Setup of v36:
Design ntt_bfu, start of the top module:
module ntt_bfu
(
    input                   clk,
    input                   rstn,
    input  [14-1:0] in1,
    input  [14-1:0] in2,
    input  [14-1:0] gamma,
    input                   op,
    output [14-1:0] out1,
    output [14-1:0] out2
);
Size in the first run: ~530 flip-flops, roughly 73 I/O pins, ~30,000 µm² of cells after synthesis.
make LEC_CHECK=0 CAP_MARGIN=0 CELL_PAD_IN_SITES_DETAIL_PLACEMENT=0 CORE_MARGIN=2 CORE_UTILIZATION=72 CTS_CLUSTER_DIAMETER=96 GPL_TIMING_DRIVEN=1 HOLD_SLACK_MARGIN=-0.05 MAX_ROUTING_LAYER=met4 PLACE_DENSITY=0.65 SETUP_SLACK_MARGIN=0.62 SLEW_MARGIN=20 TNS_END_PERCENT=80 finish   # period 5.82 ns
run.sh (not shown) runs the stock make flow with config.mk's settings and CLKGATE_MAP_FILE=.
What the final checks of v36 revealed, after a flow that finished every stage, was a layout that fails on negative setup slack.
Inputs modified between v36 and v22:
- a change of SETUP_SLACK_MARGIN from 0.62 to 0.78
- a change of CORE_UTILIZATION from 72 to 57
- a change of CTS_CLUSTER_DIAMETER from 96 to 48
- a deleted PLACE_DENSITY that had been 0.65
- an added CTS_CLUSTER_SIZE of 56
- an added PLACE_DENSITY_LB_ADDON of 0.1
- a change of TNS_END_PERCENT from 80 to 40
- a change of CAP_MARGIN from 0 to 40
- a change of the clock period (ns, I/O delays scaled along) from 5.82 to 3.5
Findings:
- Although v22 finished all stages, its layout failed final checks on negative setup slack.
- Changes observed in v22 relative to v36: synthesis area per yosys neither gained nor lost much.
- The non-clock buffer count reported for v22 is greater than that of v36 by 364.
- Going from v36 to v22, average wire per cell in the routed design now smaller.
- The flip-flop and latch share of the layout cell area in v22 sits 4.0 points below the value recorded for v36.
- Between v22 and v36, it is v22 whose y dimension of the die is higher, by about 12%.
For v3, these inputs were changed with respect to v22:
- SETUP_SLACK_MARGIN changed from 0.78 to -0.21
- CORE_UTILIZATION changed from 57 to 61
- the clock period (ns, I/O delays scaled along) changed from 3.5 to 2.38
==> comparison <==
- Higher number of cells in the finished layout apart from fillers was reported by v3, not v22.
- Taking v3 as 1.0, v22 lands at 0.917 on first-pass GRT wire length.
- Completing all stages was not enough for v3: its layout failed the final checks because of negative setup slack.
- In the final reports, the cell area of v3 is larger than that of v22.
- Compared to v22, v3 has arrival time reported for the critical path endpoint 100 ps lower.
- In v3, the clock buffer count in the final layout came out 9.1% above the value in v22.
- Compared to v22, v3 has fraction of area in registers 0.44 points lower.
For v49, these inputs were changed with respect to v3:
- clearing PLACE_DENSITY_LB_ADDON, which used to be 0.1
- clearing SETUP_SLACK_MARGIN, which used to be -0.21
- swapping 40 for 5 in CAP_MARGIN
- swapping 61 for 72 in CORE_UTILIZATION
- swapping 48 for 167 in CTS_CLUSTER_DIAMETER
- clearing CTS_CLUSTER_SIZE, which used to be 56
- putting PLACE_DENSITY at 0.67 where nothing was set
- swapping 2.38 for 4.99 in the clock period (ns, I/O delays scaled along)
Notes after the runs:
- The post-route fraction of the period consumed by the critical path of v49 falls short of that of v3 by 150 points.
- Gate count after technology mapping: v3 vs v49 identical
- Looking at clock-pin slew on the worst setup and hold paths, v49 sits 40 ps below v3.
- v49 vs v3 on final wirelength: v49 is the lower one.
- Against v3, routed wire length on met3 in v49 fell by more than a quarter.
- [flow] v49 | stages: complete | final checks: fail | reason: negative setup slack
- Relative to v3, worst setup slack has gone up in v49.
### v49 -> v58
- setting ABC_AREA to 1 for the first time
- setting SETUP_SLACK_MARGIN to 1.39 for the first time
- changing PLACE_DENSITY from 0.67 to 0.41
- changing TNS_END_PERCENT from 40 to 75
- changing the clock period (ns, I/O delays scaled along) from 4.99 to 4.75
==> results <==
v58 did not make it past global routing (5_1_grt), where a tool error ended it.
Of v49 and v58, v58 shows the higher placed cell area, with v49 below it.
v58 reports a higher synthesized area than v49 does.
Going from v49 to v58, the floorplan utilization was found to have gone up by 0.20 points.
From v49 to v58 the numbers moved as follows: area of the core increased by 3.2% relative to the old numbers, cell count after synthesis +597, TritonCTS buffer count comparable.
v58 -> v49: maximum level of the CTS H-tree delta 0, exact match
Between v49 and v58, the tally of unique sky130hd cells used after synthesis is lower for v58.
Comparing number of gates resized after cts for v49 and v58, the bigger number came from v58.
In the floorplan summary, v58 is listed with a die area greater than that of v49.
Here is what was changed in the inputs of v4 compared with v58.
- changing PLACE_DENSITY from 0.41 to 0.65
- removing ABC_AREA (formerly 1)
- changing CAP_MARGIN from 5 to 0
- changing SETUP_SLACK_MARGIN from 1.39 to 0.62
- changing TNS_END_PERCENT from 75 to 40
- changing CTS_CLUSTER_DIAMETER from 167 to 48
- changing the clock period (ns, I/O delays scaled along) from 4.75 to 5.82
==> comparison <==
- The flow completed for v4, but it is not clean: the layout still shows negative setup slack.
- v58 -> v4: maximum level of the CTS H-tree delta 0, exact match
- Delta (v4 minus v58): last weighted congestion value of the routability-driven placer down about 4%; floorplan die width lower; area share of and-or/or-and cells after synthesis increased by 2.5 points relative to the old numbers; y dimension of the die dropped 1.6%.
- In the metrics for v4 and v58, the one carrying the lower gate count of the mapped netlist is v4.
- As of v4, placed wire-length estimate after detailed placement had fallen by more than 10% compared to v58.
- Xor/xnor cell area share of the yosys netlist was higher in the run labelled v4.
- Compare v4 and v58 | cell row count lower: v4


== run 1 ==
Starting RTL as in the previous note.
make LEC_CHECK=0 ABC_AREA=0 CAP_MARGIN=5 CELL_PAD_IN_SITES_DETAIL_PLACEMENT=0 CORE_MARGIN=2 CORE_UTILIZATION=72 CTS_CLUSTER_DIAMETER=167 GPL_TIMING_DRIVEN=1 HOLD_SLACK_MARGIN=-0.05 MAX_ROUTING_LAYER=met4 PLACE_DENSITY=0.67 SETUP_SLACK_MARGIN=1.42 SLEW_MARGIN=20 TNS_END_PERCENT=75 finish   # period 4.99 ns
Run 1 terminated abnormally: 5_1_grt reported GRT-0232.
Changes in run 2 relative to run 1:
Settings: ABC_AREA changed from 0 to 1; SETUP_SLACK_MARGIN changed from 1.42 to -0.16.
Findings:
Run 2: flow complete, layout not clean; failing: negative setup slack. In run 2 relative to run 1, row count had gone up slightly. Against run 1, run 2 comes in 1.4 points lower on sequential-to-total area share from yosys stat. Weighted congestion at the end of routability-driven global placement was lower in the run labelled run 1. Diff run 1 -> run 2: floorplan core area went up, area after synthesis now larger. Run 2: area of the synthesized netlist per yosys stat is 1000 um2 higher than what run 1 reported. The worst setup slack after placement number comes out higher for run 2 vs run 1. Going from run 1 to run 2, die size grew by a few percent. Run 2 vs run 1, post-synthesis compound-gate area fraction went down by 2.5 points.
Setup changes, run 2 to run 3
Settings: GPL_TIMING_DRIVEN no longer set, was 1; SETUP_SLACK_MARGIN no longer set, was -0.16; ABC_AREA no longer set, was 1; CELL_PAD_IN_SITES_DETAIL_PLACEMENT no longer set, was 0; TNS_END_PERCENT no longer set, was 75; PLACE_DENSITY now 0.4, was 0.67; HOLD_SLACK_MARGIN no longer set, was -0.05; CTS_CLUSTER_DIAMETER now 81, was 167; CAP_MARGIN now 20, was 5; MAX_ROUTING_LAYER no longer set, was met4; the clock period (ns, I/O delays scaled along) now 5.59, was 4.99.
### Flow results
- Final checks on run 3, whose flow otherwise completed, came back failing, citing negative setup slack.
- Looking at post-synthesis to final-layout area growth across run 3 and run 2, the one that comes out lower is run 2.
- Diff run 2 -> run 3: number of antenna violations at the first check in global routing down 7; global-route wire length before repair down about 14%; non-clock buffer instance count of the final layout down 0.61%; area share of and/or/nand/nor cells after synthesis down 5.6 points.
Here is what was changed in the inputs of run 4 compared with run 3.
Settings: a change of CORE_UTILIZATION from 72 to 40; a change of PLACE_DENSITY from 0.4 to 0.6; a deleted CTS_CLUSTER_DIAMETER that had been 81; a change of the clock period (ns, I/O delays scaled along) from 5.59 to 6.4.
[summary]
- Run 4: PASS, flow complete, no timing, DRC or antenna violations
- Run 4 — met1 track demand over resource in global routing 22 points lower, run 3 as reference
- Post-placement worst setup slack, run 3 and run 4: lower on run 3
- Number of non-clock buffers in run 4 is about 46% below run 3.
- Delta (run 4 minus run 3): total routing resource utilization after global routing decreased by 18 points relative to the old numbers, xor/xnor cell area share of the yosys netlist held.


ntt_bfu again, from the RTL that the note above started with.
export LEC_CHECK = 0
export CAP_MARGIN = 40
export CELL_PAD_IN_SITES_DETAIL_PLACEMENT = 0
export CORE_MARGIN = 2
export CORE_UTILIZATION = 61
export CTS_CLUSTER_DIAMETER = 48
export CTS_CLUSTER_SIZE = 56
export GPL_TIMING_DRIVEN = 1
export HOLD_SLACK_MARGIN = -0.05
export MAX_ROUTING_LAYER = met4
export PLACE_DENSITY_LB_ADDON = 0.1
export SETUP_SLACK_MARGIN = 0.69
export SLEW_MARGIN = 20
export TNS_END_PERCENT = 40
create_clock -name core_clock -period 2.38 [get_ports {clk}]
The baseline finished with setup timing left.
Then changed:
ABC_AREA = 1   (was default)
CAP_MARGIN = 0   (was 40)
CORE_ASPECT_RATIO = 0.87   (was default)
CORE_UTILIZATION = 72   (was 61)
CTS_CLUSTER_SIZE = default   (was 56)
MAX_ROUTING_LAYER = met5   (was met4)
PLACE_DENSITY = 0.65   (was default)
PLACE_DENSITY_LB_ADDON = default   (was 0.1)
SETUP_SLACK_MARGIN = -0.45   (was 0.69)
clock period = 4.5 ns   (was 2.38 ns; I/O delays follow)
Effect: The new run finished with setup timing left; clock skew stays flat; global-route usage climbs by 11 points; synthesized area grows by a few percent; final area falls by roughly a tenth; worst hold slack loses 0.16 ns; via count rose by about a fifth.
Then changed:
CAP_MARGIN = 20   (was 0)
CELL_PAD_IN_SITES_DETAIL_PLACEMENT = default   (was 0)
CORE_ASPECT_RATIO = default   (was 0.87)
CTS_CLUSTER_DIAMETER = default   (was 48)
GPL_TIMING_DRIVEN = default   (was 1)
HOLD_SLACK_MARGIN = default   (was -0.05)
MAX_ROUTING_LAYER = default   (was met5)
PLACE_DENSITY = 0.6   (was 0.65)
SETUP_SLACK_MARGIN = default   (was -0.45)
TNS_END_PERCENT = default   (was 40)
clock period = 4.26 ns   (was 4.5 ns; I/O delays follow)
=> The new run did not get past 5_1_grt; area after synthesis does not change; synthesized cell count stays the same; die size is about the same.
Then changed:
ABC_AREA = default   (was 1)
CAP_MARGIN = 5   (was 20)
CTS_CLUSTER_DIAMETER = 94   (was default)
clock period = 5.59 ns   (was 4.26 ns; I/O delays follow)
With this change the flow finished but fails on setup timing.
Synthesized area is lower by about 3.3%.
Die area went down by about 3.3%.
Synthesized cell count went down by 18%.
